--- design/flow/run.sh ---
#!/bin/bash
# the make line also repeats each setting of config.mk as NAME=value (left out here)
make -C /OpenROAD-flow-scripts/flow DESIGN_CONFIG=/design/flow/config.mk WORK_HOME=/design/flow/orfs CLKGATE_MAP_FILE= finish
--- design/flow/config.mk ---
export PLATFORM = sky130hd
export DESIGN_NAME = Convolution2D
export DESIGN_NICKNAME = Convolution2D
export VERILOG_FILES = /design/flow/design.v
export SDC_FILE = /design/flow/constraint.sdc
export NUM_CORES = 4
export LEC_CHECK = 0
export ABC_AREA = 1
export CAP_MARGIN = 10
export CELL_PAD_IN_SITES_DETAIL_PLACEMENT = 2
export CORE_MARGIN = 2
export CORE_UTILIZATION = 40
export HOLD_SLACK_MARGIN = 0.03
export SLEW_MARGIN = 25
--- design/flow/constraint.sdc ---
create_clock -name core_clock -period 10.0 [get_ports {clk}]
set_input_delay 2.0000 -clock core_clock [delete_from_list [all_inputs] [get_ports {clk}]]
set_output_delay 2.0000 -clock core_clock [all_outputs]
set_load 0.01 [all_outputs]
--- design/flow/design.v ---
`timescale 1ns / 1ps
module calculator(rst, clk, en, kernel_weights, in_pix, ack, out_pix, done, write);
	input rst, clk, en, ack;
	input signed [15:0]kernel_weights, in_pix;
	output reg done;
	output reg signed [31:0]out_pix;
	reg signed [31:0]temp;
	reg [4:0]counter;
	output write;
	parameter kernel_size = 3;
	assign write = (counter == (kernel_size*kernel_size)+1);
	always @ (posedge clk) begin
		done <= 0;
		if (rst || en == 0) begin
			counter <= 0;
			temp <= 0;
		end
		else begin
			if (counter < (kernel_size*kernel_size)+2)
				counter <= counter + 1;
			if (counter >= 1 && counter <= (kernel_size*kernel_size))
				temp <= temp + (kernel_weights * in_pix);
			if (counter == (kernel_size*kernel_size)+1) begin
				out_pix <= temp;
				done <= 1;
			end
		end
	end
endmodule
`timescale 1ns / 1ps
module ctrl(clk, en, write, result_addr, base_addrA, base_addrB, addrA, addrB);
	input clk, en, write;
	output reg [13:0]addrA;
	output reg [13:0]addrB;
	input [13:0]base_addrA;
	input [13:0]result_addr;
	input [13:0]base_addrB;
	parameter img_width = 48, kernel_size = 3;
	reg [4:0]count;
	reg [2:0]i;
	always @ (posedge clk)begin
		if(en)begin
			addrA <= addrA + 1;
			addrB <= addrB + 1;
			count <= count + 1;
			if (count >= kernel_size-1) begin
				i <= i+1;
				addrA <= base_addrA + (i+1)*img_width;
				count <= 0;
			end
			if (write)begin
				addrA <= result_addr;
			end
		end
		else begin
			addrA <= base_addrA;
			addrB <= base_addrB;
			count <= 0;
			i <= 0;
		end
	end
endmodule
`timescale 1ns / 1ps
module pixelpointprocessor(rst, en, clk, ack, result_addr, base_addrA, base_addrB, in_pix, kernel_weight, done, addrA, addrB, out_pix);
	input rst, en;
	input clk, ack;
	input [13:0]base_addrA;
	input [13:0]base_addrB;
	input [13:0]result_addr;
	parameter img_width = 48, kernel_size = 3;
	output [13:0] addrA;
	output [13:0] addrB;
	output signed [31:0] out_pix;
	output done;
	wire write;
	input signed [15:0]in_pix, kernel_weight;
	ctrl #(img_width, kernel_size) C1(clk, en, write, result_addr, base_addrA, base_addrB, addrA, addrB);
	calculator #(kernel_size) calc1(rst, clk, en, kernel_weight, in_pix, ack, out_pix, done, write);
endmodule
`timescale 1ns / 1ps
module ctrl_conv2D(rst, en_conv2d, clk, done, base_result_addr, pix_base_addr, kernel_base_addr, pix_addr, kernel_addr, en, ack, result_addr, completed);
	input rst, en_conv2d, clk, done;
	input [13:0]kernel_base_addr;
	input [13:0]pix_base_addr, base_result_addr;
	output reg [13:0]result_addr;
	output reg [13:0]pix_addr;
	output reg [13:0]kernel_addr;
	parameter img_width = 48, kernel_size = 3;
	localparam out_width = img_width - kernel_size + 1;
	output reg en, completed;
	reg busy;
	reg [6:0]col;
	reg [6:0]row;
	output reg ack;
	always @ (posedge clk)begin
		ack <= 0;
		completed <= 0;
		if (rst) begin
			busy <= 0;
			en <= 0;
			pix_addr <= 0;
			kernel_addr <= 0;
			result_addr <= 0;
		end
		else if (!busy) begin
			if (en_conv2d) begin
				busy <= 1;
				pix_addr <= pix_base_addr;
				kernel_addr <= kernel_base_addr;
				result_addr <= base_result_addr;
				col <= 0;
				row <= 0;
			end
		end
		else if (done) begin
			ack <= 1;
			en <= 0;
			result_addr <= result_addr + 1;
			if (col < out_width-1) begin
				col <= col + 1;
				pix_addr <= pix_addr + 1;
			end
			else begin
				col <= 0;
				row <= row + 1;
				pix_addr <= pix_addr + kernel_size;
			end
			if (col == out_width-1 && row == out_width-1) begin
				busy <= 0;
				completed <= 1;
			end
		end
		else if (!en) begin
			en <= 1;
		end
	end
endmodule
`timescale 1ns / 1ps
module Convolution2D(clk, rst, en_conv2d, base_result_addr, pix_base_addr, kernel_base_addr,
							in_pix, completed, pix_done, addrA, addrB, out_pix, kernel_weight
							);
	input signed[15:0]in_pix, kernel_weight;
	input clk, rst, en_conv2d;
	input [13:0]kernel_base_addr;
	input [13:0]pix_base_addr;
	input [13:0]base_result_addr;
	parameter img_width = 48, kernel_size = 3;
	output completed, pix_done;
	output signed[31:0] out_pix;
	output [13:0]addrA, addrB;
	wire en, ack;
	wire [13:0]pix_addr;
	wire [13:0]kernel_addr;
	wire [13:0]result_addr;
	ctrl_conv2D #(img_width, kernel_size) C2(rst, en_conv2d, clk, pix_done, base_result_addr, pix_base_addr, kernel_base_addr, pix_addr, kernel_addr, en, ack, result_addr, completed);	
	pixelpointprocessor #(img_width, kernel_size) P1(rst, en, clk, ack, result_addr, pix_addr, kernel_addr, in_pix, kernel_weight, pix_done, addrA, addrB, out_pix);
endmodule
==> results of run 1 <==
[through the flow]
step,area [um^2]
floorplan,19630
global placement,21450
detailed placement,21470
CTS,22070
global route,22070
finish,22070
[routing by layer]
layer	share of wire (%)	vias to the layer above	track usage, %
met4	9.0	2	31.64
met3	5.7	552	9.413
met1	34	9651	39.40
li1	-	7595	-
met2	51	1045	69.92
met5	0.013	-	0
[area by class of cell]
type,count,area [um^2]
fill,5403,26580
antenna,1,2.502
timing repair buffer,149,1471
multi-input combinational,1634,13250
inverter,589,2211
clock inverter,14,166.4
sequential,165,3765
tap,622,778.2
clock buffer,18,429.2
==> COMMIT_EDITMSG, run 1 <==
Refresh implementation metrics

- Run status: no timing/DRC/antenna violations
- Path category of the worst min-delay check: flop to flop
- Library cell used as clock root buffer: clkbuf_16
* Startpoint of the worst hold path: C2.kernel_addr[13]
- Looking at the clock tree report, the maximum root-to-sink buffer count equals 2.
- Fraction of registers with async set or reset after synthesis: 0%
- Worst slew margin relative to its limit: 27.36%
- Area grow syn2layout: 12.44%
* Register share after synthesis: 19.18%
* Pin count of the biggest net entering global routing: 53
* Top area contributor share: 30.09%
- Die extent in y: 225.5 um
- Commonest register cell after synthesis: dfxtp_1
* Remaining number of nets flagged by the antenna check after routing: 0
- The floorplan step set the die width to 225.5 um.
- CP Cell Sequence: clkdlybuf4s50_1 > nand2_1 > inv_1 > fa_2 > inv_1 > fa_1 > inv_1 > fa_1 > fa_1 > fa_1 > inv_1 > fa_1 > inv_1 > ha_1 > nand2_1 > nor2_1 > inv_1 > nor3_1 > o21ai_1 > nand3_1 > nand2_1 > nand3_1 > nand2_1 > inv_1
- Floorplan Utilization: 40.34%
- In the routed layout, each cell is associated on average with a via count of 5.904.
- R2r endpoint: P1.calc1.temp[31]
- In the post-synthesis netlist, the cell with the most instances is inv_1.
- For hold timing, the worst endpoint is P1.C1.addrB[13].
* Transition time at the pin with the least slew margin: 1090 ps
- Slowest CP cell: clkdlybuf4s50_1
- Library cell with the largest summed area after synthesis: fa_1
- The synthesized netlist was found by Yosys to have 2485 cells.
* Fin nets: 3050
- Vias after detailed routing: 18850
- Stages on worst setup path: 24
- Total number of placement rows: 81
- Post-synth EDFFs: 46
* Non-Filler Instances: 3192
- Total die size: 0.05085 mm^2
* Summed negative setup slack over all endpoints: 0 ps
* First DRT Iteration DRCs: 1388
- The cell family contributing the most delay on the critical path is adder cells.
- The number of hold buffers added after CTS was 0.
- Data on the critical path is required at its endpoint by 10440 ps.
* Clock tree from TritonCTS: done
- HPWL after detailed placement: 70.51 mm
* Final worst hold slack: 499.4 ps
- A synthesized cell averages 7.898 um^2.
- Synthesis handed over a netlist of 2485 instances.
- Per the timing report, the biggest fanout along the worst path comes to 16.
* Max Cap Viol: 0
- Summing every instance area after synthesis gives 0.01963 mm^2.
* Num CTS Buffers: 17
- The tree built by TritonCTS fans out to 165 sinks.
* Critical Path Sink Type: flop
- Critical Path End: P1.calc1.temp[25]
- WHS Path Cells: 2
* Worst setup path start: in_pix[2]
- Between clock sinks in the finished design, the worst skew comes to 26.76 ps.
- RSZ-0062 raised after global routing: false
* Number of placed instances with taps included: 3159
* Tally of yosys warning messages: 3
- Remaining global-route overflow: 0
- AND/OR/NAND/NOR Cells, Area Fraction: 19.93%
* Aggregate routed wire length: 97.35 mm
* Number of buffers and inverters on the critical path: 8
- 139 I/O pins were placed.
* Worst-case register-to-register setup slack: 4460 ps
* Unique cell type count in the Yosys netlist: 54
* Final critical-path setup slack: 725.7 ps
* Critical Path Most Common Cell: inv_1
* Number of global-route vias before repair: 22620
* Worst r2r src: P1.calc1.temp[8]
- CTS clock-pin slew for the worst setup and hold paths: 80 ps
* DRC violation count after routing: 0
* Setup-violating endpoint count in the final report: 0
- Nature of the critical path startpoint: input pin
- Summing the areas of all fa, ha and maj instances in the mapped netlist gives 37.87% of the synthesized area.
- GRT Util Overall: 39.40%
- Timing analysis after detailed placement gives a worst setup slack of 776.6 ps.
- Final critical-path required period: 9274 ps
- The number of antenna violations at the first check in global routing is 1.
* Number of failing hold endpoints at the final stage: 0
* OpenROAD warning count: 33
* PortBufs: 138
* CP max stage delay: 900 ps
- STA puts the critical path data arrival time at 9710 ps.
- The final max-slew violation count recorded for this run is 0.
- Count of cells along the worst register-to-register path: 21
* Count of state elements after synthesis: 165
* Routability-driven placement congestion ratio: 0.9189
- CP Class: input pin to flop
- Final Core Density: 45.37%
- Count of H-tree levels built during CTS: 4
* Setup fix buffers added after clock tree synthesis: 0
- Most instantiated cells after synthesis: inv_1, nand2_1, fa_1, nor2_1, ha_1
* Yosys chip area: 0.01963 mm^2
- At the later pin of the worst-skew pair, clock insertion delay measures 500 ps.
- Maximum operating frequency: 107.8 MHz
- For reference, the mux area share after synthesis is 0%.
- Sorting the synthesized cells by area gives the leading types as fa_1, dfxtp_1, inv_1.
- For reference, the top logic cell family by area is adder cells.
* Wire length of the first global-routing pass: 145.5 mm
* Cell resize tally after clock tree synthesis: 0
- In the finished design, the share of the clock period the worst path needs comes to 92.74%.
- Post-Synth AOI/OAI Area: 7.076%
- Core Region: 0.04865 mm^2
- In the log, the iteration count for the first detailed-route pass is 5.
* Detailed-route wire length per cell: 30.50 um
- Of the total synthesized cell area, the portion taken by XOR and XNOR cells is 2.499%.
==> inputs of run 2 (changes only) <==
- ABC_AREA: 1 -> default
- CAP_MARGIN: 10 -> 20
- CELL_PAD_IN_SITES_DETAIL_PLACEMENT: 2 -> default
- CORE_UTILIZATION: 40 -> 70
- CTS_CLUSTER_SIZE: default -> 34
- HOLD_SLACK_MARGIN: 0.03 -> default
- SLEW_MARGIN: 25 -> 20
- clock period: 10.0 -> 6.14 ns (I/O delays scaled with it)
==> run 2 against run 1 <==
The run now fails in global routing. Synthesized cell count is 22% lower. Synthesized area is 7.4% lower. Die area is 46% lower.
==> COMMIT_EDITMSG, run 2 <==
Log flow metrics for this revision

* Cell area after synthesis: 0.01816 mm^2
- The buffer_ports step reported a buffer count of 138.
- After clock tree synthesis, the flow added hold-fix buffers numbering 0.
- Of the total synthesized cell area, the portion taken by full adders, half adders and majority gates is 40.91%.
- Total die size: 0.02725 mm^2
- Most instantiated cells after synthesis: inv_1, fa_1, nand2_1, and2_1, ha_1
* Run status: did not finish
* Yosys cell count: 1950
* Yosys chip area: 0.01816 mm^2
- After floorplanning, the core was sized to cover 0.02533 mm^2.
* Routability-driven placement congestion ratio: 0.9007
- After technology mapping, the gate count stands at 1950.
* Fraction of registers with async set or reset after synthesis: 0%
- The synthesized design devotes to its leading area cell type 32.51% of total area.
* HPWL after detailed placement: 37.28 mm
- Count leader, synth: inv_1
- The cell-mix breakdown from Yosys lists the compound-gate area share as 9.140%.
- 139 I/O pins were placed.
- Before placement the cells fill 71.72% of the core.
* Total number of placement rows: 58
- The average instance in the mapped netlist occupies 9.315 um^2.
- Clk sink count: 165
* Synth top area cells: fa_1, dfxtp_1, ha_1
- The die is 165.1 um tall.
- Count of H-tree levels built during CTS: 4
- The horizontal die dimension reported for this design is 165.1 um.
- In the Yosys report, the sequential cells make up 20.72% of the chip area.
- Num CTS Buffers: 17
* Library cell with the largest summed area after synthesis: fa_1
* Xor/xnor cell area share of the yosys netlist: 3.905%
* Stage where the flow stopped: global routing
- Biggest combinational cell group after synthesis: adder cells
* Maximum number of buffers from clock root to sink: 2
* Post-synth EDFFs: 46
- Unique cell type count in the Yosys netlist: 70
- Measured against the total synthesized area, the mux share comes to 0.5097%.
- Library cell used as clock root buffer: clkbuf_16
* Count of state elements after synthesis: 165
- The synthesis log from Yosys contains 3 warnings.
* Commonest register cell after synthesis: dfxtp_1
- AND/OR/NAND/NOR Cells, Area Fraction: 16.18%
## run 2: what timing repair did
item,4_1_cts
gates cloned,5
setup buffers,47
endpoints found under the setup margin,21
resized,240
hold endpoints to repair,0
pin swaps,113
## run 2: stage by stage
| step | util [%] | area [um^2] | instances | setup WS (ps) |
|---|---|---|---|---|
| after floorplan | - | 18440 | 1952 | -228.3 |
| after global placement | 83.59 | 21170 | 2509 | -935.6 |
| after detailed placement | 83.59 | 21170 | 2509 | -1138 |
| after CTS | 89.00 | 22540 | 2593 | -334.5 |
==> inputs of run 3 (changes only) <==
- CAP_MARGIN: 20 -> 5
- CELL_PAD_IN_SITES_DETAIL_PLACEMENT: default -> 2
- CELL_PAD_IN_SITES_GLOBAL_PLACEMENT: default -> 1
- CORE_ASPECT_RATIO: default -> 0.98
- CORE_MARGIN: 2 -> 10
- CORE_UTILIZATION: 70 -> 35
- CTS_CLUSTER_DIAMETER: default -> 366
- CTS_CLUSTER_SIZE: 34 -> 50
- GPL_ROUTABILITY_DRIVEN: default -> 1
- GPL_TIMING_DRIVEN: default -> 1
- HOLD_SLACK_MARGIN: default -> 0.2
- MIN_ROUTING_LAYER: default -> met2
- SETUP_SLACK_MARGIN: default -> 1.66
- SLEW_MARGIN: 20 -> 40
- clock period: 6.14 -> 7.61 ns (I/O delays scaled with it)
==> run 3 against run 2 <==
Die area rose by 130%. The run now finishes clean. Synthesized area did not move. Synthesized cell count did not move.
==> COMMIT_EDITMSG, run 3 <==
Refresh implementation metrics

- Unique cell type count in the Yosys netlist: 70
- Critical Path Sink Type: flop
- Total die size: 0.06141 mm^2
- Tally of yosys warning messages: 3
- Global routing consumed, over all layers together, 34.92% of the routing resources.
- The placement stage leaves a total instance area of 0.02095 mm^2.
- Clk sink count: 165
- Per-cell via count in the routed design: 7.386
- Checking max transition, the worst relative margin is 42.47%.
- The cell type that accounts for the most area after synthesis is fa_1.
- CTS clock-pin slew for the worst setup and hold paths: 80 ps
* CP Cell Sequence: buf_8 > buf_8 > and2_4 > fa_1 > inv_4 > fa_2 > inv_4 > buf_12 > fa_1 > fa_1 > fa_1 > inv_1 > fa_1 > inv_2 > ha_4 > a21oi_1 > o21ai_2 > a311oi_4 > o211ai_4 > a311oi_2 > xnor2_1 > a21oi_1
- For reference, the critical path is captured by P1.calc1.temp[31].
- By count the netlist is led by inv_1, fa_1, nand2_1, and2_1, ha_1.
* Floorplan Utilization: 35.41%
* Detailed-route wire length per cell: 26.09 um
- Per the Yosys statistics, synthesis produced 1950 cells.
- Maximum operating frequency: 142.9 MHz
* Final setup skew: 19.35 ps
- The clock period could shrink to 6998 ps.
- Slowest CP cell: fa_2
- The stat command in Yosys gives a chip area of 0.01816 mm^2.
- On the critical path the data arrives at 7330 ps.
- Path category of the worst min-delay check: flop to flop
- Final max-slew violation count: 0
* Post-Synth AOI/OAI Area: 9.140%
- Once routing completed, OpenROAD measured the worst setup slack at 611.7 ps.
- For reference, the critical path is launched at kernel_weight[15].
* Biggest combinational cell group after synthesis: adder cells
- The count of buffers added on input and output ports is 138.
* Nature of the critical path startpoint: input pin
- Final worst path period share: 91.96%
* Summed negative setup slack over all endpoints: 0 ps
- Setup-violating endpoint count in the final report: 0
* Fraction of registers with async set or reset after synthesis: 0%
- Mapped Cells: 1950
- The run reported a max-capacitance violation count of 0.
- Number of global-route vias before repair: 26150
* Startpoint of the worst hold path: C2.kernel_addr[12]
- Critical Path Most Common Cell: fa_1
- On the worst path, the slowest cell contributes a delay of 620 ps.
- Xor/xnor cell area share of the yosys netlist: 3.905%
* Area share of fa/ha/maj cells after synthesis: 40.91%
* Post-synthesis area per instance: 9.315 um^2
- Hold path endpoint: C2.kernel_addr[12]
- From bottom edge to top edge, the die measures 245.5 um.
* Maximum number of buffers from clock root to sink: 2
* Count leader, synth: inv_1
- AND/OR/NAND/NOR Cells, Area Fraction: 16.18%
- Total number of placement rows: 82
- Worst path required time: 7940 ps
- Area grow syn2layout: 29.27%
- For flop-to-flop paths, the worst setup slack is 2530 ps.
* Clock tree from TritonCTS: done
* Multiplexer share: 0.5097%
- Aggregate routed wire length: 75.90 mm
- Before any placement, the netlist area is recorded as 0.01816 mm^2.
* Commonest register cell after synthesis: dfxtp_1
- Once layout is done, the placed cells without fillers occupy 0.02348 mm^2.
* DRC violation count after routing: 0
* Transition time at the pin with the least slew margin: 859.8 ps
- Stages on worst setup path: 22
- The number of antenna violations at the first check in global routing came to 1.
- Fin nets: 2713
* Number of iterations in the first detailed-routing pass: 6
* Number of failing hold endpoints at the final stage: 0
* Library cell used as clock root buffer: clkbuf_16
* Dpl ws: -59.21 ps
* Count of cells along the worst register-to-register path: 16
- In this run the count of I/O pins placed on the die edge is 139.
- Family of cells with the greatest summed delay on the critical path: adder cells
- Counting the buffers created by CTS gives 17.
- Once iteration 0 of detailed routing completed, the report listed 3338 DRC markers.
- In this run the critical register-to-register path is launched from P1.calc1.temp[10].
- Setup repair after global routing could not meet its margin everywhere.
* Post-synth EDFFs: 46
- The final weighted congestion recorded by global placement is 0.8704.
* Clock insertion delay at the later pin of the skew report: 460 ps
- Once synthesis finished, the tally of register bits stood at 165.
* Synth top area cells: fa_1, dfxtp_1, ha_1
- OpenROAD emitted warnings numbering 36.
- CP Class: input pin to flop
- Vias after detailed routing: 21490
- Wire length of the first global-routing pass: 109.7 mm
* Core Region: 0.05130 mm^2
- Top area contributor share: 32.51%
- Along the worst path, the maximum fanout reaches 5.
* # hold bufs at CTS: 0
- Remaining global-route overflow: 0
- Looking at the reg2reg group, the worst path ends at P1.calc1.temp[25].
- Run status: no timing/DRC/antenna violations
- Die x size: 250.1 um
* Pin count of the biggest net entering global routing: 59
* Number of buffers and inverters on the critical path: 7
- In this run the remaining antenna-violating nets after routing total 0.
- Register share after synthesis: 20.72%
- According to the dpl log, the detail-placed design has an HPWL of 48.59 mm.
* WHS Path Cells: 2
- Layout fillers: 5387
- Count of H-tree levels built during CTS: 4
-- run 3: cell type report --
cell class,count,area (um^2),area share (%)
multi-input combinational,1378,13740,58.51
sequential,165,3765,16.03
antenna,5,12.51,0.05328
clock buffer,17,425.4,1.812
tap,672,840.8,3.581
timing repair buffer,327,3296,14.04
clock inverter,15,160.2,0.6820
inverter,330,1244,5.297
-- run 3: repair_timing --
item	CTS	global route
pin swaps	148	131
setup buffers	83	34
endpoints found under the setup margin	23	23
cloned	9	0
resized	281	124
-- run 3: metal layers --
metal	up-vias	wire length (um)	track usage, %
met5	-	803	13.23
met4	30	6729	4.854
met3	776	29630	45.81
met2	6713	38730	42.37
met1	7288	0	-
li1	6678	-	-
-- run 3: metrics by stage --
step / std cells / utilization, % / hold slack, ps
2_1_floorplan: 1952 / - / 417.3
3_3_place_gp: 2744 / 40.75 / 426.9
3_5_place_dp: 2746 / 40.83 / 457.0
4_1_cts: 2870 / 44.51 / 468.8
5_1_grt: 2908 / 45.77 / 492.3
6_report: 2909 / 45.77 / 467.7
==> inputs of run 4 (changes only) <==
- CELL_PAD_IN_SITES_DETAIL_PLACEMENT: 2 -> default
- CELL_PAD_IN_SITES_GLOBAL_PLACEMENT: 1 -> default
- CORE_MARGIN: 10 -> 2
- CORE_UTILIZATION: 35 -> 71
- CTS_CLUSTER_DIAMETER: 366 -> 47
- CTS_CLUSTER_SIZE: 50 -> 73
- HOLD_SLACK_MARGIN: 0.2 -> default
- MIN_ROUTING_LAYER: met2 -> met1
- PLACE_DENSITY: default -> 0.66
- SETUP_SLACK_MARGIN: 1.66 -> 1.75
- SLEW_MARGIN: 40 -> 20
- TNS_END_PERCENT: default -> 5
- clock period: 7.61 -> 6.81 ns (I/O delays scaled with it)
==> run 4 against run 3 <==
The layout now fails its checks (setup timing). Count of clock-buffer cells in the layout up 3. Clock skew down 5.2 ps. Critical path type unchanged. Critical endpoint is now P1.calc1.temp[29]. Largest cell class unchanged. Highest routed layer unchanged.
==> COMMIT_EDITMSG, run 4 <==
Refresh implementation metrics

- Clock skew on the completed layout was measured at 14.11 ps.
- Routability-driven placement congestion ratio: 0.9252
- In this run the number of H-tree levels came out at 4.
* Library cell used as clock root buffer: clkbuf_16
* Total number of placement rows: 57
- Run status: finished with violations
- Critical Path Most Common Cell: fa_1
- The final hold violation count recorded for this run is 0.
- Worst-case register-to-register setup slack: 1510 ps
- For the finished layout, the period the worst path requires is 7245 ps.
- Number of placed instances with taps included: 2486
- AND/OR/NAND/NOR Cells, Area Fraction: 16.18%
- CP Class: input pin to flop
* Maximum number of buffers from clock root to sink: 2
- Die extent in y: 162.3 um
- Checking max transition, the worst relative margin is 34.70%.
* Count of cells along the worst register-to-register path: 16
- In this run, the synthesized area fraction spent on adder and majority cells is recorded as 40.91%.
- PortBufs: 138
- Fin nets: 2725
- Among all cell types in the netlist, the one instantiated most often is inv_1.
- Looking at the hold checks, the worst path lands on C2.kernel_addr[0].
* Xor/xnor cell area share of the yosys netlist: 3.905%
* Number of buffers and inverters on the critical path: 7
* Fraction of registers with async set or reset after synthesis: 0%
- After synthesis, the largest area contributor takes up 32.51% of total cell area.
* Num CTS Buffers: 17
- Post-synth the commonest register cell is dfxtp_1.
- Summed negative setup slack over all endpoints: -4490 ps
- For this run, the number of Yosys warnings is 3.
- Along the worst path, the maximum fanout reaches 8.
- Die x size: 165.6 um
- The number of antenna violations at the first check in global routing is 9.
- Per the hold report, the tightest min-delay path originates at C2.kernel_addr[0].
* Family of cells with the greatest summed delay on the critical path: adder cells
* Clock tree from TritonCTS: done
* Post-synth EDFFs: 46
* Yosys cell count: 1950
* Area grow syn2layout: 23.76%
- Number of global-route vias before repair: 17480
- Setup-violating endpoint count in the final report: 16
* Per-cell via count in the routed design: 6.323
- Slowest CP cell: fa_1
- First DRT Iteration DRCs: 2056
- For the worst setup path, the data arrival time is 7560 ps.
- Most instantiated cells after synthesis: inv_1, fa_1, nand2_1, and2_1, ha_1
- The floorplan step defined a die boundary enclosing 0.02688 mm^2.
- According to the hold report, the worst path is of the flop to flop type.
- After synthesis, the mean cell area works out to 9.315 um^2.
* Wire length of the first global-routing pass: 92.33 mm
- Before placement the cells fill 72.77% of the core.
* CP max stage delay: 800 ps
* Pin count of the biggest net entering global routing: 59
- Critical Path End: P1.calc1.temp[29]
- R2r endpoint: P1.calc1.temp[29]
- Core Region: 0.02496 mm^2
- Maximum operating frequency: 138.0 MHz
- In this run, synthesis produced a sequential element count of 165.
* Final worst path period share: 106.4%
* Number of I/O pins: 139
- Max Cap Viol: 0
* Biggest combinational cell group after synthesis: adder cells
- Worst setup path start: kernel_weight[9]
* Remaining number of nets flagged by the antenna check after routing: 0
- Summing the sequential cell areas from Yosys gives 20.72% of the chip area.
- Vias after detailed routing: 16260
* Synth top area cells: fa_1, dfxtp_1, ha_1
- Summed over all routing layers, the global router reports a total usage of 45.59%.
- Post-Synth AOI/OAI Area: 9.140%
- CP Cell Sequence: buf_2 > bufbuf_16 > and2_4 > fa_1 > inv_1 > fa_1 > inv_1 > fa_1 > fa_2 > fa_1 > inv_2 > fa_1 > inv_2 > ha_4 > buf_4 > o21ai_0 > nand2b_1 > nand4_1 > o211ai_4 > a41oi_2 > xor2_1 > o21ai_1
- The layout checks failed on setup timing.
- DRC violation count after routing: 0
* Library cell with the largest summed area after synthesis: fa_1
- RSZ-0062 raised after global routing: true
* Critical Path Sink Type: flop
* Stages on worst setup path: 22
* Final max-slew violation count: 0
- For this run, the chip area from Yosys synthesis comes to 0.01816 mm^2.
- Leaving out filler cells and counting taps, the final layout contains 2571.
- Final critical-path setup slack: -434.7 ps
- HPWL after detailed placement: 37.66 mm
- Per the skew report, the later register of the worst-skew pair sees a clock latency of 440 ps.
* Nature of the critical path startpoint: input pin
* Multiplexer share: 0.5097%
- Measured on the finished design, the core utilization comes to 90.06%.
- WHS Path Cells: 2
- Transition time at the pin with the least slew margin: 977.1 ps
- The launch point of the worst register-to-register path is recorded as P1.calc1.temp[15].
- Before any placement, the netlist area is recorded as 0.01816 mm^2.
* Remaining global-route overflow: 0
- Synthesis produced 1950 cells.
* CTS clock-pin slew for the worst setup and hold paths: 70 ps
* Layout fillers: 1078
- The routed design shows a wire length per standard cell of 24.01 um.
* Clk sink count: 165
- Synthesis instantiated 70 different standard cells from the library.
- OpenROAD warning count: 38
* Aggregate routed wire length: 61.73 mm
- The critical path endpoint has a required time of 7130 ps.
* Number of iterations in the first detailed-routing pass: 9
-- run 4: area by class of cell --
class	count	area, um^2	area share, %
multi-input cells	1378	13240	58.90
flip-flops and latches	165	3765	16.75
repair buffers	339	3247	14.44
inverters	330	1241	5.521
clock buffers	20	466.7	2.076
well taps	324	405.4	1.803
clock inverters	12	106.4	0.4731
diodes	3	7.507	0.03339
-- run 4: layer usage --
metal / GRT usage (%) / vias up / part of all wire, %
li1: - / 6741 / -
met1: 51.71 / 7814 / 33
met2: 70.69 / 1219 / 45
met3: 18.00 / 473 / 14
met4: 31.54 / 10 / 8.8
met5: 0 / - / 0.17
-- run 4: through the flow --
step | instance area [um^2] | hold slack (ps) | setup WS (ps)
CTS | 22320 | 457.2 | 251.0
detailed placement | 21050 | 448.3 | -689.1
finish | 22480 | 454.8 | -434.7
global placement | 21050 | 431.5 | -469.5
floorplan | 18380 | 417.3 | 306.8
global route | 22480 | 475.4 | -481.5
-- run 4: what timing repair did --
item,4_1_cts,5_1_grt
setup buffers,37,4
hold buffers,0,0
gates cloned,9,0
gates resized,168,43
pin swaps,76,32
endpoints found under the hold margin,0,0
endpoints found under the setup margin,27,28
==> inputs of run 5 (changes only) <==
- CAP_MARGIN: 5 -> 20
- CELL_PAD_IN_SITES_DETAIL_PLACEMENT: default -> 1
- CELL_PAD_IN_SITES_GLOBAL_PLACEMENT: default -> 0
- CORE_ASPECT_RATIO: 0.98 -> default
- CORE_MARGIN: 2 -> 7
- CORE_UTILIZATION: 71 -> 70
- CTS_CLUSTER_DIAMETER: 47 -> default
- CTS_CLUSTER_SIZE: 73 -> default
- HOLD_SLACK_MARGIN: default -> 0.23
- MIN_ROUTING_LAYER: met1 -> default
- PLACE_DENSITY: 0.66 -> default
- PLACE_DENSITY_LB_ADDON: default -> 0.07
- SETUP_SLACK_MARGIN: 1.75 -> default
- SLEW_MARGIN: 20 -> 35
- TNS_END_PERCENT: 5 -> 85
- clock period: 6.81 -> 11.8 ns (I/O delays scaled with it)
==> run 5 against run 4 <==
The flow now stops in detailed placement. Synthesized cell count is the same. Synthesized area is the same. Die area grew 14%.
==> COMMIT_EDITMSG, run 5 <==
Log flow metrics for this revision

- Of the total synthesized cell area, the portion taken by AND-OR and OR-AND cells is 9.140%.
* Biggest combinational cell group after synthesis: adder cells
- Post-synth EDFFs: 46
* Unique cell type count in the Yosys netlist: 70
- The tool reported: "[ERROR DPL-0033] detailed placement checks failed during check placement".
- Among all flip-flop cells after synthesis, the most frequent one is dfxtp_1.
- The synthesized netlist was found by Yosys to have 1950 cells.
- Floorplan Utilization: 71.72%
* Synth top area cells: fa_1, dfxtp_1, ha_1
- The synthesized design spends more area on one cell type than any other, namely fa_1.
* Most instantiated cells after synthesis: inv_1, fa_1, nand2_1, and2_1, ha_1
* Count of state elements after synthesis: 165
- Of the total synthesized cell area, the portion taken by full adders, half adders and majority gates is 40.91%.
* AND/OR/NAND/NOR Cells, Area Fraction: 16.18%
- The vertical die dimension reported for this design is 175.1 um.
* Total number of placement rows: 58
- Per the placement log, port buffering inserted 138 buffers.
- Routability-driven placement finished with a final weighted congestion of 0.9191.
* Top area contributor share: 32.51%
- The most frequently used library cell after synthesis is inv_1.
- Cell area after synthesis: 0.01816 mm^2
- Post-synthesis area per instance: 9.315 um^2
* Mapped Cells: 1950
- Register share after synthesis: 20.72%
* Yosys chip area: 0.01816 mm^2
* Fraction of registers with async set or reset after synthesis: 0%
- Of the post-synthesis cell area, the part taken by muxes is 0.5097%.
- Of the total synthesized cell area, the portion taken by XOR and XNOR cells is 3.905%.
* Die x size: 175.1 um
* Tally of yosys warning messages: 3
* Run status: did not finish
* Core Region: 0.02533 mm^2
- Stage where the flow stopped: detailed placement
- Per the OpenROAD floorplan log, the area of the die is 0.03066 mm^2.
- Number of I/O pins: 139
==> run 5: metrics by stage <==
step / instances / setup WS (ps) / hold slack (ps) / instance area [um^2]
2_1_floorplan: 1952 / 3632 / 417.3 / 18170
3_3_place_gp: 2351 / 2606 / 426.2 / 19730
==> inputs of run 6 (changes only) <==
- CELL_PAD_IN_SITES_DETAIL_PLACEMENT: 1 -> default
- CELL_PAD_IN_SITES_GLOBAL_PLACEMENT: 0 -> default
- CORE_MARGIN: 7 -> 2
- CTS_CLUSTER_DIAMETER: default -> 72
- CTS_CLUSTER_SIZE: default -> 48
- GPL_ROUTABILITY_DRIVEN: 1 -> default
- GPL_TIMING_DRIVEN: 1 -> default
- HOLD_SLACK_MARGIN: 0.23 -> default
- PLACE_DENSITY_LB_ADDON: 0.07 -> default
- SETUP_SLACK_MARGIN: default -> -0.46
- SLEW_MARGIN: 35 -> 20
- TNS_END_PERCENT: 85 -> default
- clock period: 11.8 -> 5.83 ns (I/O delays scaled with it)
==> run 6 against run 5 <==
The layout now fails its checks (setup timing). Synthesized cell count is the same. Synthesized area is the same. Die area shrank 11%.
==> COMMIT_EDITMSG, run 6 <==
Refresh implementation metrics

* R2r endpoint: P1.calc1.temp[31]
- Once detail routing completed, the nets flagged for antenna violations numbered 0.
- Worst setup path start: kernel_weight[10]
* DRC violation count after routing: 0
- The floorplan step set the die height to 165.1 um.
- Worst-case register-to-register setup slack: 950 ps
* Clock tree from TritonCTS: done
* Count of cells along the worst register-to-register path: 14
- # hold bufs at CTS: 0
- Post-synthesis area per instance: 9.315 um^2
- Nature of the critical path startpoint: input pin
* CTS clock-pin slew for the worst setup and hold paths: 70 ps
- Per the slew report, the remaining headroom to the max-slew limit stands at 33.27%.
* Stages on worst setup path: 22
- In the synthesized netlist, the cells that appear most often are inv_1, fa_1, nand2_1, and2_1, ha_1.
- Area grow syn2layout: 19.69%
- Detailed-route wire length per cell: 18.79 um
- In the routed netlist, the antenna diode instances number 0.
* PortBufs: 138
* Aggregate routed wire length: 47.45 mm
- The biggest area contributor in the post-synthesis netlist is fa_1.
- Post-synth EDFFs: 46
- Unique cell type count in the Yosys netlist: 70
- Floorplan Utilization: 71.72%
- Among all stages on the critical path, the maximum delay recorded is 550 ps.
- The timing report attributes the biggest portion of critical-path delay to adder cells.
- Entering global routing, the biggest net connects 59 pins.
* Die x size: 165.1 um
- Setup-violating endpoint count in the final report: 20
* Number of global-route vias before repair: 15950
* Core Region: 0.02533 mm^2
* Wire length of the first global-routing pass: 78.71 mm
- Routability-driven placement congestion ratio: 0.9321
- Critical Path Most Common Cell: fa_1
- After synthesis, the cell types taking the most area are fa_1, dfxtp_1, ha_1.
* Top area contributor share: 32.51%
- In the final report, the number of pins over their slew limit comes to 0.
- According to the timing report, the arrival time at the worst endpoint equals 6560 ps.
- 139 I/O pins were placed.
* Library cell used as clock root buffer: clkbuf_16
* Number of failing hold endpoints at the final stage: 0
* Final critical-path setup slack: -430.4 ps
- Total die size: 0.02725 mm^2
- Cell area after synthesis: 0.01816 mm^2
- Synthesis inferred 165 register bits.
- Worst path required time: 6130 ps
* Register share after synthesis: 20.72%
- Number of iterations in the first detailed-routing pass: 5
- Number of buffers and inverters on the critical path: 6
* Summed negative setup slack over all endpoints: -4859 ps
- Across all stage logs, warnings added up to 37.
* Tally of yosys warning messages: 3
* WHS Path Cells: 2
* Critical Path Sink Type: flop
- Post-synth the commonest register cell is dfxtp_1.
- Fin nets: 2677
- Yosys stat counts 1950 cells in the synthesized netlist.
* Clock insertion delay at the later pin of the skew report: 430 ps
- Maximum operating frequency: 159.7 MHz
- Global routing used 36.82% of the available tracks.
* Worst r2r src: P1.calc1.temp[9]
- Final setup skew: 13.48 ps
- Per the CTS log, the maximum H-tree level is 4.
* Biggest combinational cell group after synthesis: adder cells
- First DRT Iteration DRCs: 1281
- Total number of placement rows: 58
* CP Cell Sequence: buf_6 > bufbuf_16 > and2_4 > fa_1 > inv_1 > fa_1 > inv_1 > fa_1 > fa_2 > fa_1 > inv_2 > fa_1 > inv_1 > ha_2 > a211o_1 > a21oi_1 > o21ai_1 > a21oi_4 > o211ai_2 > a311oi_2 > xnor2_1 > a21oi_1
- Counting the buffers created by CTS gives 17.
* Post-Synth AOI/OAI Area: 9.140%
* Transition time at the pin with the least slew margin: 998.5 ps
* Mapped Cells: 1950
* Violated checks: setup timing
* Slowest CP cell: fa_1
- Per the synthesis report, the simple-gate share of the synthesized area is 16.18%.
- Recorded from the global router log, the overflow total was 0.
* Fraction of registers with async set or reset after synthesis: 0%
* Hold path endpoint: C2.kernel_addr[3]
- Largest fanout on the critical path: 5
- Checking hold timing, the worst path is listed with class flop to flop.
- Critical Path End: P1.calc1.temp[31]
- For the finished layout, the period the worst path requires is 6260 ps.
* Number of antenna violations at the first check in global routing: 0
* CP Class: input pin to flop
- Area share of fa/ha/maj cells after synthesis: 40.91%
* RSZ-0062 raised after global routing: true
- HPWL after detailed placement: 36.75 mm
- For reference, XOR and XNOR gates occupy 3.905% of the area reported after synthesis.
- Dividing the detail-routed via count by the number of cells gives 5.863.
- After synthesis, the share of cell area in mux cells is 0.5097%.
- Looking at hold timing, the worst path starts from C2.kernel_addr[3].
- The run finished, with violations left.
* Maximum number of buffers from clock root to sink: 2
- Yosys chip area: 0.01816 mm^2
* Clk sink count: 165
* Count leader, synth: inv_1
* Final worst path period share: 107.4%
- The routed layout has 14810 vias.
- Max Cap Viol: 0
## run 6: through the flow
| step | hold WS, ps | cell area (um^2) | util (%) | worst slack [ps] | std cells |
|---|---|---|---|---|---|
| finish | 459.1 | 21740 | 85.85 | -430.4 | 2526 |
| CTS | 456.7 | 21580 | 85.22 | -456.5 | 2520 |
| global placement | 428.5 | 21150 | 83.52 | -1251 | 2502 |
| floorplan | 417.3 | 18380 | - | -477.2 | 1952 |
| global route | 475.8 | 21740 | 85.85 | -611.9 | 2526 |
| detailed placement | 448.2 | 21150 | 83.52 | -1402 | 2502 |
## run 6: cell type report
type	count	area, um^2
fillers	1346	3585
flip-flops and latches	165	3765
repair buffers	291	2516
inverters	330	1245
well taps	330	412.9
clock inverters	9	113.9
clock buffers	23	511.7
multi-input cells	1378	13180
## run 6: what timing repair did
item | in CTS | in global routing
gates resized | 168 | 50
pin swaps | 68 | 48
endpoints found under the setup margin | 19 | 17
cloned | 1 | 0
setup buffers | 10 | 9
## run 6: routing by layer
layer  track usage, %  share of wire, %  vias to the layer above
met5                0                 0                        -
met4            15.73               4.5                        0
met3            5.220               7.8                      183
met2            61.53                49                      766
met1            48.50                39                     7231
li1                 -                 -                     6631
==> inputs of run 7 (changes only) <==
- CORE_UTILIZATION: 70 -> 40
- CTS_CLUSTER_DIAMETER: 72 -> default
- CTS_CLUSTER_SIZE: 48 -> default
- SETUP_SLACK_MARGIN: -0.46 -> default
- clock period: 5.83 -> 5.59 ns (I/O delays scaled with it)
==> run 7 against run 6 <==
Still fails the layout checks on setup timing. Cell count increased by 14%. First-iteration DRC count shrank 30%.
==> COMMIT_EDITMSG, run 7 <==
Refresh implementation metrics

- Area share of fa/ha/maj cells after synthesis: 40.91%
- Pin count of the biggest net entering global routing: 58
* Post-Synth AOI/OAI Area: 9.140%
- The timing report lists the critical path depth as 22 cells.
- Summed over all nets, wire length on met2 after detailed routing comes to 23.61 mm.
* Number of global-route vias before repair: 15140
- The timing report gives the worst reg2reg path a setup slack of 880 ps.
- The cell-mix breakdown from Yosys lists the simple-gate area share as 16.18%.
- Library cell with the largest summed area after synthesis: fa_1
* Count leader, synth: inv_1
- Number of iterations in the first detailed-routing pass: 5
* Library cell used as clock root buffer: clkbuf_16
- Count of state elements after synthesis: 165
* Aggregate routed wire length: 48.72 mm
- Maximum number of buffers from clock root to sink: 2
- DR WL met3: 2.163 mm
* CP Class: input pin to flop
- Final setup skew: 11.63 ps
- Per the placement log, port buffering inserted 138 buffers.
- Number of buffers and inverters on the critical path: 7
- HPWL after detailed placement: 37.87 mm
- Measured along the y axis, the die boundary spans 217.1 um.
* Critical Path Most Common Cell: fa_1
- Mapped Cells: 1950
* CP Cell Sequence: buf_12 > buf_4 > nand2_2 > fa_2 > fa_2 > inv_4 > buf_4 > fa_1 > fa_1 > fa_1 > inv_2 > fa_1 > inv_2 > ha_4 > and3_4 > and3_4 > a311oi_4 > o211ai_2 > buf_4 > a41oi_2 > xor2_1 > o21ai_1
- Vias after detailed routing: 14260
- WHS Path Cells: 2
- Warnings raised by the tools during the run amount to 36.
* Yosys cell count: 1950
* Critical Path End: P1.calc1.temp[29]
- Area of placed instances: 0.02161 mm^2
- STA lists the startpoint of the worst register-to-register path as P1.calc1.temp[15].
- Xor/xnor cell area share of the yosys netlist: 3.905%
* Final critical-path setup slack: -583.3 ps
- Max Cap Viol: 0
- The detailed router used layers up to and including met4.
- After layout, the minimum clock period comes to 6173 ps.
- For this run, asynchronously set or reset flops after synthesis account for 0%.
- Run status: finished with violations
- Number of failing hold endpoints at the final stage: 0
* Slowest CP cell: fa_2
- First DRT Iteration DRCs: 901
* Remaining number of nets flagged by the antenna check after routing: 0
* Die x size: 217.1 um
- TritonCTS built the clock tree.
* Number of antenna diodes: 0
* Critical Path Sink Type: flop
- Fin nets: 2767
- Number of antenna violations at the first check in global routing: 0
* Remaining global-route overflow: 0
- Once layout is done, the placed cells without fillers occupy 0.02348 mm^2.
* CTS clock-pin slew for the worst setup and hold paths: 70 ps
- Core Region: 0.04509 mm^2
* Count of H-tree levels built during CTS: 4
- R2r endpoint: P1.calc1.temp[29]
- Unique cell type count in the Yosys netlist: 70
- Wire length of the first global-routing pass: 81.05 mm
- In the synthesis report, Yosys lists the chip area as 0.01816 mm^2.
- Routed metal-1 wire length: 21.97 mm
- Hold is met by 459.5 ps.
* Post-synth EDFFs: 46
- For this run, the slowest stage of the critical path takes 630 ps.
* Worst path required time: 5910 ps
- The initial utilization of the core area, before any placement, comes to 40.29%.
* Hold path endpoint: C2.kernel_addr[1]
* Most instantiated cells after synthesis: inv_1, fa_1, nand2_1, and2_1, ha_1
- Clock insertion delay at the later pin of the skew report: 450 ps
- The report lists the violated layout checks as setup timing.
- The mapped netlist covers 0.01816 mm^2.
- Post-synthesis area per instance: 9.315 um^2
* Path category of the worst min-delay check: flop to flop
* Largest fanout on the critical path: 7
- Transition time at the pin with the least slew margin: 705.9 ps
- Detailed-route wire length per cell: 16.88 um
* Setup-violating endpoint count in the final report: 20
- Once layout is complete, the utilization of the core stands at 52.08%.
- Static timing analysis puts the maximum clock frequency at 162.0 MHz.
- Count of cells along the worst register-to-register path: 17
* Clk sink count: 165
- Sequential cells were found to cover 20.72% of the synthesized design area.
- Number of I/O pins: 139
- Total die size: 0.04713 mm^2
* Commonest register cell after synthesis: dfxtp_1
* Startpoint of the worst hold path: C2.kernel_addr[1]
* Biggest combinational cell group after synthesis: adder cells
- Top area contributor share: 32.51%
* Area grow syn2layout: 29.28%
- Final worst path period share: 110.4%
- Multiplexer share: 0.5097%
- Per the detail_route report, DRC violations left total 0.
- OpenSTA lists the critical path startpoint as kernel_weight[15].
- RePlAce ended its routability-driven mode at a weighted congestion of 0.8456.
* Per-cell via count in the routed design: 4.941
* Tally of yosys warning messages: 3
- In the post-synthesis netlist, the biggest area contributors are fa_1, dfxtp_1, ha_1.
- Nature of the critical path startpoint: input pin
* Final max-slew violation count: 0
- Family of cells with the greatest summed delay on the critical path: adder cells
* Worst slew margin relative to its limit: 52.77%
- RSZ-0062 raised after global routing: true
- Num CTS Buffers: 17
* Crit path arrival time: 6490 ps
- GRT Util Overall: 21.75%
- The floorplan has 78 rows.
## run 7: cell type report
cell class	count	area, um^2
repair buffers	381	3518
flip-flops and latches	165	3765
fillers	4083	21600
clock inverters	15	168.9
multi-input cells	1378	13610
clock buffers	17	425.4
inverters	330	1244
well taps	600	750.7
## run 7: metal layers
layer | global-route usage, % | vias up
met3 | 3.075 | 57
met2 | 35.90 | 305
met4 | 5.525 | 0
met5 | 0 | -
li1 | - | 6807
met1 | 30.13 | 7091
## run 7: metrics by stage
step	std cells	setup TNS [ps]	setup WS, ps
floorplan	1952	-7177	-668.3
global placement	2783	-27750	-1396
detailed placement	2783	-28130	-1494
CTS	2874	-8493	-660.5
global route	2886	-10710	-741.6
finish	2886	-7635	-583.3
## run 7: what timing repair did
action / CTS / global route
hold buffers: 0 / 0
resized: 291 / 89
pin swaps: 138 / 87
setup buffers: 53 / 19
cloned: 7 / 1
setup endpoints to repair: 23 / 22
==> inputs of run 8 (changes only) <==
- CORE_UTILIZATION: 40 -> 70
- CTS_CLUSTER_SIZE: default -> 37
- clock period: 5.59 -> 5.9 ns (I/O delays scaled with it)
==> run 8 against run 7 <==
The flow now stops in global routing. Synthesized cell count stayed put. Synthesized area stayed put. Die area is 42% lower.
==> COMMIT_EDITMSG, run 8 <==
Log flow metrics for this revision

- For this design, Yosys synthesis ends with a cell count of 1950.
* HPWL after detailed placement: 38.02 mm
- Total die size: 0.02725 mm^2
* Unique cell type count in the Yosys netlist: 70
- Xor/xnor cell area share of the yosys netlist: 3.905%
- The post-synth register bit count is 165.
- The most used flip-flop cell after synthesis is dfxtp_1.
- The die is 165.1 um wide.
- The biggest area contributor in the post-synthesis netlist is fa_1.
* Run status: did not finish
- Looking at the clock tree report, the root buffer type is clkbuf_16.
* Fraction of registers with async set or reset after synthesis: 0%
- Mapped Cells: 1950
- Yosys chip area: 0.01816 mm^2
- The core region is 0.02533 mm^2.
- In this run, the synthesized area fraction spent on AND-OR/OR-AND gates is recorded as 9.140%.
* Maximum number of buffers from clock root to sink: 2
* Post-synthesis area per instance: 9.315 um^2
- Per the gpl log, the routability congestion estimate is 0.9413.
- Dpl ws: -1223 ps
* Post-synth EDFFs: 46
- Per the synthesis report, the simple-gate share of the synthesized area is 16.18%.
- Per the placement report, the placed cell count is 2509.
- Most instantiated cells after synthesis: inv_1, fa_1, nand2_1, and2_1, ha_1
- Sequential elements use 20.72% of the synthesized area.
- Summed over its instances, the top area cell type makes up 32.51% of the synthesized netlist area.
- Area of placed instances: 0.02122 mm^2
* Total number of placement rows: 58
* Tally of yosys warning messages: 3
- Stage where the flow stopped: global routing
- For this run the top cell type by instance count after synthesis was inv_1.
- Cell area after synthesis: 0.01816 mm^2
- Multiplexer share: 0.5097%
- # hold bufs at CTS: 0
- Number of I/O pins: 139
* Floorplan Utilization: 71.72%
* Synth top area cells: fa_1, dfxtp_1, ha_1
- Looking at the clock tree report, the H-tree level count equals 4.
- CTS saw 165 sinks.
* Num CTS Buffers: 17
- After Yosys synthesis, full adders, half adders and majority gates account for 40.91% of the synthesized area.
- Die extent in y: 165.1 um
* Biggest combinational cell group after synthesis: adder cells
- PortBufs: 138
## run 8: stage by stage
stage	setup TNS [ps]	utilization, %	hold slack, ps
after floorplan	-2784	-	417.3
after detailed placement	-22700	83.78	435.8
after CTS	-3697	90.07	460.3
after global placement	-21200	83.78	428.9
## run 8: timing repair
item	4_1_cts
setup buffers	58
setup endpoints to repair	22
pin swaps	135
gates cloned	2
resized	285
==> inputs of run 9 (changes only) <==
- CORE_UTILIZATION: 70 -> 71
- CTS_CLUSTER_SIZE: 37 -> 21
- PLACE_DENSITY: default -> 0.78
- clock period: 5.9 -> 4.42 ns (I/O delays scaled with it)
==> run 9 against run 8 <==
The run again fails in global routing. Synthesized area is the same. Die area shrank 1.4%. Synthesized cell count is the same.
==> COMMIT_EDITMSG, run 9 <==
Log flow metrics for this revision

- Count leader, synth: inv_1
- CTS added clock buffers totalling 17.
- The horizontal die dimension reported for this design is 164.0 um.
- Looking at the clock tree report, the maximum root-to-sink buffer count equals 2.
- Multiplexer share: 0.5097%
- Biggest combinational cell group after synthesis: adder cells
- In this run, placement finished with an instance count of 2535.
* Xor/xnor cell area share of the yosys netlist: 3.905%
- At the end of routability-driven placement, the weighted congestion stood at 0.9270.
* Total die size: 0.02688 mm^2
- Counting flops with an async set or reset pin after synthesis yields a share of 0%.
* Yosys chip area: 0.01816 mm^2
- The clock H-tree reported by CTS has 4 levels.
- Top area contributor share: 32.51%
- Run status: did not finish
- HPWL after detailed placement: 39.50 mm
- After Yosys synthesis, full adders, half adders and majority gates account for 40.91% of the synthesized area.
- Cell area after synthesis: 0.01816 mm^2
- The synthesis report names the predominant flop master as dfxtp_1.
- Count of state elements after synthesis: 165
- Mapped Cells: 1950
* Synth top area cells: fa_1, dfxtp_1, ha_1
* Remaining global-route overflow: 130
- Unique cell type count in the Yosys netlist: 70
* AND/OR/NAND/NOR Cells, Area Fraction: 16.18%
- Number of I/O pins: 139
* GRT Util Overall: 84.45%
* Register share after synthesis: 20.72%
* Core Region: 0.02518 mm^2
- Tool error: [ERROR GRT-0232] Routing congestion too high. Check the congestion heatmap in the GUI.
- Tally of yosys warning messages: 3
* Post-Synth AOI/OAI Area: 9.140%
- The flow stopped in global routing.
- Per the CTS log, the root buffer master is clkbuf_16.
- The count of buffers added on input and output ports is 138.
* Most instantiated cells after synthesis: inv_1, fa_1, nand2_1, and2_1, ha_1
* Yosys cell count: 1950
* Floorplan Utilization: 72.14%
- Die extent in y: 164.0 um
- Library cell with the largest summed area after synthesis: fa_1
- Total number of placement rows: 58
- Averaged over all synthesized cells, the footprint is 9.315 um^2.
* Area of placed instances: 0.02144 mm^2
* Post-synth EDFFs: 46
* Clk sink count: 165
==> run 9: what timing repair did <==
item                       4_1_cts
pin swaps                      133
buffers inserted                49
gates cloned                    11
setup endpoints to repair       28
hold buffers                     0
resized                        327
==> run 9: routing by layer <==
metal | GRT usage, % | GRT overflow
met1 | 81.66 | 2
met2 | 96.70 | 59
met3 | 75.38 | 3
met4 | 85.65 | 66
met5 | 56.25 | 0
==> run 9: stage by stage <==
step | setup WS [ps] | setup TNS (ps) | util (%) | hold slack, ps
floorplan | -1604 | -27220 | - | 417.3
global placement | -2302 | -50690 | 85.14 | 427.2
detailed placement | -2395 | -53940 | 85.14 | 449.6
CTS | -1526 | -28850 | 91.73 | 461.7
==> inputs of run 10 (changes only) <==
- CORE_UTILIZATION: 71 -> 70
- CTS_CLUSTER_SIZE: 21 -> 37
- HOLD_SLACK_MARGIN: default -> 0.29
- PLACE_DENSITY: 0.78 -> default
- SETUP_SLACK_MARGIN: default -> -0.49
- clock period: 4.42 -> 6.17 ns (I/O delays scaled with it)
==> run 10 against run 9 <==
The layout now fails its checks (setup timing). Synthesized area unchanged. Die area grew 1.4%. Synthesized cell count unchanged.
==> COMMIT_EDITMSG, run 10 <==
Refresh implementation metrics

- 0 antenna diodes ended up in the layout.
- After Yosys synthesis, full adders, half adders and majority gates account for 40.91% of the synthesized area.
* AND/OR/NAND/NOR Cells, Area Fraction: 16.18%
- Number of global-route vias before repair: 15930
- As reported, the later end of the worst-skew pair has a clock insertion delay of 450 ps.
- Num CTS Buffers: 17
* Total area of sequential cells: 0.003765 mm^2
- Final worst path period share: 110.5%
- Yosys instantiated no cell more often than inv_1.
* OpenROAD warning count: 36
- Wire length of the first global-routing pass: 78.59 mm
- Detailed-route wire length per cell: 19.52 um
* Transition time at the pin with the least slew margin: 1065 ps
- In this run the remaining antenna-violating nets after routing total 0.
- After detailed routing, the total wire length is 49.50 mm.
* Count of H-tree levels built during CTS: 4
- Final critical-path setup slack: -644.9 ps
* Most instantiated cells after synthesis: inv_1, fa_1, nand2_1, and2_1, ha_1
* Total number of placement rows: 58
- Worst path required time: 6480 ps
- The die covers 0.02725 mm^2.
- The endpoint identified for the worst register-to-register timing path is P1.calc1.temp[19].
- Per the synthesis report, the XOR/XNOR share of the synthesized area is 3.905%.
- Maximum number of buffers from clock root to sink: 2
* Critical Path Most Common Cell: fa_1
- Final critical-path required period: 6815 ps
* CP Class: input pin to flop
* Multiplexer share: 0.5097%
- Register share after synthesis: 20.72%
* Final setup skew: 20.73 ps
- According to the hold report, the worst path is of the flop to flop type.
* Count of state elements after synthesis: 165
- In this run the tightest slew margin relative to its limit is 29.02%.
- In this run the count of I/O pins placed on the die edge is 139.
- After synthesis, the design contains 1950 cells according to Yosys.
* Setup-violating endpoint count in the final report: 18
- In this run the biggest area consumer among cell types represents 32.51% of the synthesized area.
- Pin count of the biggest net entering global routing: 59
* Clk sink count: 165
- Worst-case register-to-register setup slack: 930 ps
- For reference, the clock transition at the flip-flops on the worst setup and hold paths is 90 ps.
* Crit path arrival time: 7120 ps
- Per the timing report, the achievable frequency comes out to 146.7 MHz.
- PortBufs: 138
- The slowest stage of the critical path belongs to the cell fa_1.
- A synthesized cell averages 9.315 um^2.
- Per-cell via count in the routed design: 5.975
- TritonCTS built the clock tree.
- Violated checks: setup timing
- STA classifies the critical path startpoint as an input pin.
- For this run, the post-layout net count is 2687.
- Walking the critical path from launch to capture passes 23 cell instances.
- # hold bufs at CTS: 0
* Remaining global-route overflow: 0
* Vias after detailed routing: 15150
* Final max-slew violation count: 0
- During synthesis, Yosys emitted a total of 3 warnings.
- OpenSTA lists the critical path endpoint as P1.calc1.temp[19].
* Final worst hold slack: 458.1 ps
- The synthesized instance count is 1950.
- Number of buffers and inverters on the critical path: 7
- Die x size: 165.1 um
* Post-synth EDFFs: 46
* HPWL after detailed placement: 37.23 mm
- Area taken by multi-input logic gates: 0.01310 mm^2
- Before any placement, the netlist area is recorded as 0.01816 mm^2.
- The synthesis report gives the async set-or-reset register share as 0%.
- Number of failing hold endpoints at the final stage: 0
- Post-Synth AOI/OAI Area: 9.140%
- Biggest combinational cell group after synthesis: adder cells
- Dpl ws: -1248 ps
- In the hold timing report, the worst path depth is 2.
- The launch point of the critical path was reported as kernel_weight[12].
- Family of cells with the greatest summed delay on the critical path: adder cells
- Clock tree synthesis selected as its root buffer the cell clkbuf_16.
- In this run the vertical extent of the chip is 165.1 um.
* Area grow syn2layout: 19.38%
- After its last routability iteration, the placer logged a weighted congestion of 0.9315.
- Commonest register cell after synthesis: dfxtp_1
- Startpoint of the worst hold path: C2.kernel_addr[2]
- Summed over all instances, the cell type with the most area after synthesis is fa_1.
- Floorplan Utilization: 71.72%
- For this run, design rule violations remaining after detail routing come to 0.
- Max Cap Viol: 0
* Yosys chip area: 0.01816 mm^2
* Largest fanout on the critical path: 6
* CP max stage delay: 540 ps
* Unique cell type count in the Yosys netlist: 70
* GRT Util Overall: 37.20%
* Summed negative setup slack over all endpoints: -5637 ps
- Number of iterations in the first detailed-routing pass: 5
- Run status: finished with violations
- CP Cell Sequence: clkdlybuf4s15_1 > buf_4 > nand2_1 > fa_1 > fa_1 > inv_1 > fa_1 > fa_1 > fa_1 > inv_1 > fa_1 > inv_1 > ha_2 > a211o_1 > a21oi_2 > o21ai_2 > a21oi_4 > buf_4 > buf_4 > o21bai_1 > a21oi_1 > nor2b_1 > o31ai_1
- Count of cells along the worst register-to-register path: 18
* Synth top area cells: fa_1, dfxtp_1, ha_1
- The number of antenna violations at the first check in global routing came to 0.
* Hold path endpoint: C2.kernel_addr[2]
- Layout fillers: 1384
* Core Region: 0.02533 mm^2
* Critical Path Sink Type: flop
- First DRT Iteration DRCs: 1262
- Worst r2r src: P1.calc1.temp[15]
- RSZ-0062 raised after global routing: true
==> run 10: per-stage QoR <==
| step | util (%) | area, um^2 | std cells |
|---|---|---|---|
| floorplan | - | 18250 | 1952 |
| global placement | 83.00 | 21020 | 2510 |
| detailed placement | 83.00 | 21020 | 2510 |
| CTS | 85.52 | 21660 | 2534 |
| global route | 85.62 | 21690 | 2536 |
| finish | 85.62 | 21690 | 2536 |
==> run 10: metal layers <==
metal / GRT usage [%] / wire length, um / vias to the layer above / share of wire (%)
met5: 0 / 0 / - / 0
met4: 19.01 / 3055 / 0 / 6.2
met3: 6.119 / 3736 / 251 / 7.5
met2: 63.54 / 24680 / 836 / 50
met1: 45.86 / 18030 / 7416 / 36
li1: - / - / 6650 / -
==> run 10: what timing repair did <==
item,in CTS,in global routing
gates cloned,0,0
pin swaps,39,39
buffers inserted,6,7
endpoints found under the hold margin,0,0
endpoints found under the setup margin,16,18
gates resized,70,84
==> run 10: cell type report <==
cell class | count | share of cell area, %
inverters | 330 | 5.758
clock buffers | 17 | 1.962
flip-flops and latches | 165 | 17.36
multi-input cells | 1378 | 60.43
clock inverters | 15 | 0.9405
repair buffers | 301 | 11.65
well taps | 330 | 1.904
==> inputs of run 11 (changes only) <==
- CAP_MARGIN: 20 -> 5
- CELL_PAD_IN_SITES_DETAIL_PLACEMENT: default -> 2
- CELL_PAD_IN_SITES_GLOBAL_PLACEMENT: default -> 1
- CORE_ASPECT_RATIO: default -> 0.98
- CORE_UTILIZATION: 70 -> 37
- CTS_CLUSTER_DIAMETER: default -> 47
- CTS_CLUSTER_SIZE: 37 -> 41
- GPL_ROUTABILITY_DRIVEN: default -> 1
- GPL_TIMING_DRIVEN: default -> 0
- HOLD_SLACK_MARGIN: 0.29 -> 0.2
- MIN_ROUTING_LAYER: default -> met2
- SETUP_SLACK_MARGIN: -0.49 -> 1.66
- clock period: 6.17 -> 11.1 ns (I/O delays scaled with it)
==> run 11 against run 10 <==
Worst setup slack gained 2600 ps. Core utilization down 42 points. Cell count is 9.7% higher. Critical path depth shrank 3. Synthesized area unchanged. Now clean on timing, DRC and antenna. Die area up 87%. Routed wire length up 32%. First-iteration DRC count rose by 100%.
==> COMMIT_EDITMSG, run 11 <==
Refresh implementation metrics

- The run finished with no timing, DRC or antenna violations.
- On the final layout, the worst clock skew is 12.88 ps.
* Number of iterations in the first detailed-routing pass: 6
- Worst slew margin relative to its limit: 40.23%
* Clock insertion delay at the later pin of the skew report: 460 ps
- Pin count of the biggest net entering global routing: 19
- Die x size: 227.8 um
* Family of cells with the greatest summed delay on the critical path: adder cells
* Final max-slew violation count: 0
- Summing the areas of all fa, ha and maj instances in the mapped netlist gives 40.91% of the synthesized area.
- For this design, Yosys synthesis ends with a cell count of 1950.
- For this block, the via count after detailed routing is 19830.
- According to the timing report, the critical path is captured at P1.calc1.temp[29].
- Setup repair after global routing left no endpoint under its margin.
- Startpoint of the worst hold path: C2.kernel_addr[1]
* Top area contributor share: 32.51%
- Commonest register cell after synthesis: dfxtp_1
- R2r endpoint: P1.calc1.temp[29]
- The report lists the cells along the critical path as clkdlybuf4s50_1 > clkbuf_2 > nand2_1 > fa_1 > fa_1 > inv_2 > fa_1 > fa_1 > fa_1 > inv_1 > fa_1 > inv_1 > ha_1 > and3_2 > and3_1 > a311oi_1 > o211ai_2 > a41oi_1 > xor2_1 > o21ai_0.
- Met2 Resource Use GR: 49.30%
* Number of buffers and inverters on the critical path: 5
- Count leader, synth: inv_1
* Post-synthesis area per instance: 9.315 um^2
- Worst r2r src: P1.calc1.temp[19]
* Layout fillers: 5330
* Biggest combinational cell group after synthesis: adder cells
* Post-synth EDFFs: 46
- Count of H-tree levels built during CTS: 4
* Detailed-route wire length per cell: 23.47 um
- met3 track demand over resource after global routing is 51.37%.
- Before placement the cells fill 37.42% of the core.
- According to the timing report, the arrival time at the worst endpoint equals 9510 ps.
* Area grow syn2layout: 15.52%
* Fraction of registers with async set or reset after synthesis: 0%
* Library cell used as clock root buffer: clkbuf_16
- Final worst path period share: 82.79%
- Num CTS Buffers: 17
- Remaining number of nets flagged by the antenna check after routing: 0
- For reference, compound AND-OR and OR-AND cells occupy 9.140% of the area reported after synthesis.
- Die extent in y: 223.3 um
* Total die size: 0.05088 mm^2
* Library cell with the largest summed area after synthesis: fa_1
- In this run the maximum-capacitance check reported violations numbering 0.
- Critical Path Most Common Cell: fa_1
* Worst-case register-to-register setup slack: 5880 ps
- The routed design has 65.28 mm of wire.
- The longest incremental delay of any stage on the critical path is reported as 800 ps.
- Sorting the synthesized cells by how often they occur yields inv_1, fa_1, nand2_1, and2_1, ha_1.
- Number of failing hold endpoints at the final stage: 0
* CTS clock-pin slew for the worst setup and hold paths: 70 ps
* Multiplexer share: 0.5097%
* Wire length of the first global-routing pass: 102.1 mm
- The stage logs contain a warning count of 33.
- Detailed placement ended at an HPWL of 52.82 mm.
- The end-of-flow timing check tallies setup violations at 0.
- CP Class: input pin to flop
- The number of antenna violations at the first check in global routing is 0.
- Register share after synthesis: 20.72%
- Transition time at the pin with the least slew margin: 896.6 ps
- Unique cell type count in the Yosys netlist: 70
-- run 11: final cells by class --
| type | count | area [um^2] | area share (%) |
|---|---|---|---|
| timing repair buffer | 138 | 1404 | 6.690 |
| multi-input combinational | 1378 | 12850 | 61.26 |
| clock buffer | 19 | 464.2 | 2.212 |
| sequential | 165 | 3764 | 17.94 |
| buffer | 79 | 335.3 | 1.598 |
| clock inverter | 13 | 95.09 | 0.4532 |
| antenna | 3 | 7.507 | 0.03578 |
| inverter | 330 | 1239 | 5.903 |
| tap | 656 | 820.8 | 3.912 |
-- run 11: per-layer routing --
metal	wire length, um	up-vias
li1	-	6448
met1	0	7058
met2	34810	5855
met3	25790	444
met4	4167	20
met5	508	-
-- run 11: repair_timing --
action,4_1_cts,5_1_grt
endpoints found under the setup margin,0,7
hold buffers,0,0
gates resized,0,19
setup buffers,0,0
-- run 11: through the flow --
stage	hold slack (ps)	cells	setup WS [ps]	utilization (%)	cell area (um^2)
2_1_floorplan	417.3	1952	3072	-	18170
3_3_place_gp	431.4	2745	1355	41.95	20360
3_5_place_dp	457.5	2746	1269	42.02	20400
4_1_cts	465.5	2778	1727	43.17	20960
5_1_grt	491.1	2778	1668	43.21	20980
6_report	465.5	2781	1910	43.22	20980
